==> 01-28: inputs <==
## calc_top
module calc_top (
   input              clk,
   input              rst,
   input      [15:0]  data_x,
   input      [1:0]   KEY,
   input      [6:0]   SW,
   output     [7:0]   HEX0,
   output     [7:0]   HEX1,
   output     [7:0]   HEX2,
   output     [7:0]   HEX3,
   output     [7:0]   HEX4,
   output     [7:0]   HEX5,
   output     [1:0]   LEDR
   );
clock: 34.5 ns
lec_check: 0
cap_margin: 30
cell_pad_in_sites_detail_placement: 1
cell_pad_in_sites_global_placement: 3
core_margin: 8
core_utilization: 53
gpl_routability_driven: 0
gpl_timing_driven: 0
place_density: 0.76
slew_margin: 20
run.sh (not shown) runs the stock make flow with config.mk's settings and CLKGATE_MAP_FILE=.
==> inputs of 02-23, as changes to 01-28 <==
- ABC_AREA: not set -> 1
- CAP_MARGIN: 30 -> 20
- CELL_PAD_IN_SITES_DETAIL_PLACEMENT: 1 -> not set
- CELL_PAD_IN_SITES_GLOBAL_PLACEMENT: 3 -> not set
- CORE_MARGIN: 8 -> 2
- CORE_UTILIZATION: 53 -> 72
- CTS_CLUSTER_SIZE: not set -> 15
- GPL_ROUTABILITY_DRIVEN: 0 -> not set
- GPL_TIMING_DRIVEN: 0 -> not set
- PLACE_DENSITY: 0.76 -> not set
- PLACE_DENSITY_LB_ADDON: not set -> 0.27
- SETUP_SLACK_MARGIN: not set -> -0.04
==> flow/constraint.sdc (replaced) <==
create_clock -name core_clock -period 21.6 [get_ports {clk}]
set_input_delay 4.3200 -clock core_clock [delete_from_list [all_inputs] [get_ports {clk}]]
set_output_delay 4.3200 -clock core_clock [all_outputs]
set_load 0.01 [all_outputs]
==> inputs of 09-09, as changes to 01-28 <==
- CELL_PAD_IN_SITES_DETAIL_PLACEMENT: 1 -> not set
- CELL_PAD_IN_SITES_GLOBAL_PLACEMENT: 3 -> not set
- CORE_ASPECT_RATIO: not set -> 1.15
- CORE_MARGIN: 8 -> 2
- CORE_UTILIZATION: 53 -> 72
- CTS_CLUSTER_DIAMETER: not set -> 183
- GPL_ROUTABILITY_DRIVEN: 0 -> not set
- GPL_TIMING_DRIVEN: 0 -> not set
- SETUP_SLACK_MARGIN: not set -> 4.96
==> flow/constraint.sdc (replaced) <==
create_clock -name core_clock -period 17.0 [get_ports {clk}]
set_input_delay 3.4000 -clock core_clock [delete_from_list [all_inputs] [get_ports {clk}]]
set_output_delay 3.4000 -clock core_clock [all_outputs]
set_load 0.01 [all_outputs]
==> inputs of 06-24, as changes to 01-28 <==
- ABC_AREA: not set -> 1
- CAP_MARGIN: 30 -> 15
- CELL_PAD_IN_SITES_DETAIL_PLACEMENT: 1 -> not set
- CELL_PAD_IN_SITES_GLOBAL_PLACEMENT: 3 -> not set
- CORE_MARGIN: 8 -> 2
- CORE_UTILIZATION: 53 -> 72
- CTS_CLUSTER_DIAMETER: not set -> 92
- GPL_ROUTABILITY_DRIVEN: 0 -> not set
- GPL_TIMING_DRIVEN: 0 -> not set
- PLACE_DENSITY: 0.76 -> not set
==> flow/constraint.sdc (replaced) <==
create_clock -name core_clock -period 20.6 [get_ports {clk}]
set_input_delay 4.1200 -clock core_clock [delete_from_list [all_inputs] [get_ports {clk}]]
set_output_delay 4.1200 -clock core_clock [all_outputs]
set_load 0.01 [all_outputs]
==> summary of the runs <==
02-23 finished but failed the layout checks on setup timing. 06-24 died in global routing, error GRT-0232. 01-28 ran to the end with no violations. 09-09 aborted during clock tree synthesis on DPL-0033. In sequential cell count, 02-23 and 01-28 do not differ. Of 01-28 and 02-23, 02-23 has the higher power (gap 45%, measured against 02-23). Between 02-23 and 01-28, the lower sequential power is in 01-28 (gap about 60%, measured against 01-28). In 01-28 the final cell count is lower than in 02-23, by 5.6%.

========
==> job 9012 <==
Starting RTL as in the previous note.
clock: 17.7 ns
lec_check: 0
cap_margin: 30
cell_pad_in_sites_detail_placement: 2
cell_pad_in_sites_global_placement: 2
core_aspect_ratio: 1.48
core_margin: 8
core_utilization: 53
cts_cluster_diameter: 142
gpl_routability_driven: 0
gpl_timing_driven: 1
min_routing_layer: met1
place_density: 0.76
slew_margin: 0
==> inputs of job 2869, as changes to job 9012 <==
ABC_AREA = 1   (was not set)
CAP_MARGIN = 20   (was 30)
CELL_PAD_IN_SITES_DETAIL_PLACEMENT = not set   (was 2)
CELL_PAD_IN_SITES_GLOBAL_PLACEMENT = not set   (was 2)
CORE_ASPECT_RATIO = not set   (was 1.48)
CORE_MARGIN = 2   (was 8)
CORE_UTILIZATION = 72   (was 53)
CTS_CLUSTER_DIAMETER = 52   (was 142)
CTS_CLUSTER_SIZE = 74   (was not set)
GPL_ROUTABILITY_DRIVEN = not set   (was 0)
GPL_TIMING_DRIVEN = not set   (was 1)
MIN_ROUTING_LAYER = not set   (was met1)
PLACE_DENSITY = 0.35   (was 0.76)
SETUP_SLACK_MARGIN = -0.04   (was not set)
SLEW_MARGIN = 20   (was 0)
==> flow/constraint.sdc (replaced) <==
create_clock -name core_clock -period 20.9 [get_ports {clk}]
set_input_delay 4.1800 -clock core_clock [delete_from_list [all_inputs] [get_ports {clk}]]
set_output_delay 4.1800 -clock core_clock [all_outputs]
set_load 0.01 [all_outputs]
==> inputs of job 6570, as changes to job 9012 <==
ABC_AREA = 1   (was not set)
CAP_MARGIN = 15   (was 30)
CELL_PAD_IN_SITES_DETAIL_PLACEMENT = not set   (was 2)
CELL_PAD_IN_SITES_GLOBAL_PLACEMENT = not set   (was 2)
CORE_ASPECT_RATIO = not set   (was 1.48)
CORE_MARGIN = 2   (was 8)
CORE_UTILIZATION = 70   (was 53)
CTS_CLUSTER_DIAMETER = not set   (was 142)
GPL_ROUTABILITY_DRIVEN = not set   (was 0)
GPL_TIMING_DRIVEN = not set   (was 1)
MIN_ROUTING_LAYER = not set   (was met1)
PLACE_DENSITY = not set   (was 0.76)
SETUP_SLACK_MARGIN = -0.43   (was not set)
SLEW_MARGIN = 20   (was 0)
==> flow/constraint.sdc (replaced) <==
create_clock -name core_clock -period 20.3 [get_ports {clk}]
set_input_delay 4.0600 -clock core_clock [delete_from_list [all_inputs] [get_ports {clk}]]
set_output_delay 4.0600 -clock core_clock [all_outputs]
set_load 0.01 [all_outputs]
==> results <==
metric                                                                        job 6570                job 2869                job 9012
Result of the run                                             finished with violations  stopped before the end  stopped before the end
Stage where the flow stopped                                                         -          global routing      detailed placement
Layout check failures                                             negative setup slack                       -                       -
Adder and majority gate portion of the synthesized area                          27.2%                   27.2%                   26.2%
Die X-Extent                                                                    159 µm                  157 µm                  166 µm
Fraction of synthesized area in multiplexers                                        0%                      0%                   1.55%
Share of synthesized area occupied by flip-flops and latches                     46.5%                   46.5%                   44.4%
Sinks on Clock Net                                                                 269                     269                       -
Site row count                                                                      56                      55                      81
Number of library cell types mapped by synthesis                                    57                      57                      99
Mean Syn Cell Area                                                            11.7 µm²                11.7 µm²                13.6 µm²
Area after detailed placement                                               19,200 µm²              19,000 µm²                       -
Area of the die                                                             25,300 µm²              24,600 µm²              39,500 µm²
# hold bufs at CTS                                                                   0                       0                       -
CTS buffer count                                                                    28                      26                       -
Number of buffers inserted to repair setup after CTS                                44                      44                       -
Pre-placement core utilization                                                   71.6%                   74.0%                   53.5%

========
==> 12-23: inputs <==
calc_top again, from the RTL that the note above started with.
==> flow/config.mk <==
export PLATFORM = sky130hd
export DESIGN_NAME = calc_top
export DESIGN_NICKNAME = calc_top
export VERILOG_FILES = /design/flow/design.v
export SDC_FILE = /design/flow/constraint.sdc
export NUM_CORES = 4
export LEC_CHECK = 0
export ABC_AREA = 0
export CAP_MARGIN = 40
export CELL_PAD_IN_SITES_DETAIL_PLACEMENT = 2
export CORE_MARGIN = 8
export CORE_UTILIZATION = 22
export CTS_CLUSTER_SIZE = 59
export GPL_ROUTABILITY_DRIVEN = 0
export MAX_ROUTING_LAYER = met4
export PLACE_DENSITY_LB_ADDON = 0.24
export SLEW_MARGIN = 40
==> flow/constraint.sdc <==
create_clock -name core_clock -period 39.2 [get_ports {clk}]
set_input_delay 7.8400 -clock core_clock [delete_from_list [all_inputs] [get_ports {clk}]]
set_output_delay 7.8400 -clock core_clock [all_outputs]
set_load 0.01 [all_outputs]
==> inputs of 01-15, as changes to 12-23 <==
==> flow/config.mk (replaced) <==
export PLATFORM = sky130hd
export DESIGN_NAME = calc_top
export DESIGN_NICKNAME = calc_top
export VERILOG_FILES = /design/flow/design.v
export SDC_FILE = /design/flow/constraint.sdc
export NUM_CORES = 4
export LEC_CHECK = 0
export ABC_AREA = 1
export CAP_MARGIN = 15
export CORE_MARGIN = 2
export CORE_UTILIZATION = 65
export SLEW_MARGIN = 20
==> flow/constraint.sdc (replaced) <==
create_clock -name core_clock -period 15.9 [get_ports {clk}]
set_input_delay 3.1800 -clock core_clock [delete_from_list [all_inputs] [get_ports {clk}]]
set_output_delay 3.1800 -clock core_clock [all_outputs]
set_load 0.01 [all_outputs]
==> results.txt <==
Implementation progress

The run finished with no timing, DRC or antenna violations. The area growth from synthesis to final layout stands at 15.0%. In the final layout, excluding clock inverters the inverter count is around 130. The most common cell in the synthesized netlist is edfxtp_1. Looking at the hold checks, the worst path lands on my_cal.my_edge2.rising_transition.

The fraction of met1 tracks used by global routing stands at 0.123. The share of total power dissipated in sequential elements is 0.407. The area fraction of the largest cell type after synthesis is 0.416. The total power after layout stands at 0.768 mW. According to the floorplan report, the die width is 299 um.
# the run above: 12-23

==> results.txt <==
Implementation progress

The area growth from synthesis to final layout stands at 26.6%. Counting the inverters off the clock network in the layout gives approximately 230. The number of endpoints failing setup at the final stage stands at 22. In the hold report, the worst path ends at my_cal.my_edge1.rising_transition. The fraction of met1 tracks used by global routing stands at 0.357. The number of clock buffers inserted by TritonCTS stands at 29. TritonCTS built the clock tree.

Counting instances, the worst hold path has a depth of 1. The sequential power reported by the tool is 0.771 mW. The run finished, with violations left. By area the synthesized netlist is led by edfxtp_1 (43%), fa_1 (23%), nand2_1 (6.6%).

The chip area line of the yosys report stands at between 15000 and 20000 sq um. The power report attributes to the sequential group a share of 0.373. The die is around 160 um wide.

In this run, power in combinational logic comes to between 0.6 and 0.7 mW. The power report puts the net switching power at 0.640 mW. The run did not pass the layout checks because of setup timing. The final worst slack stands at -5750 ps.
# the run above: 01-15

Power is estimated from default activity; no workload was simulated.
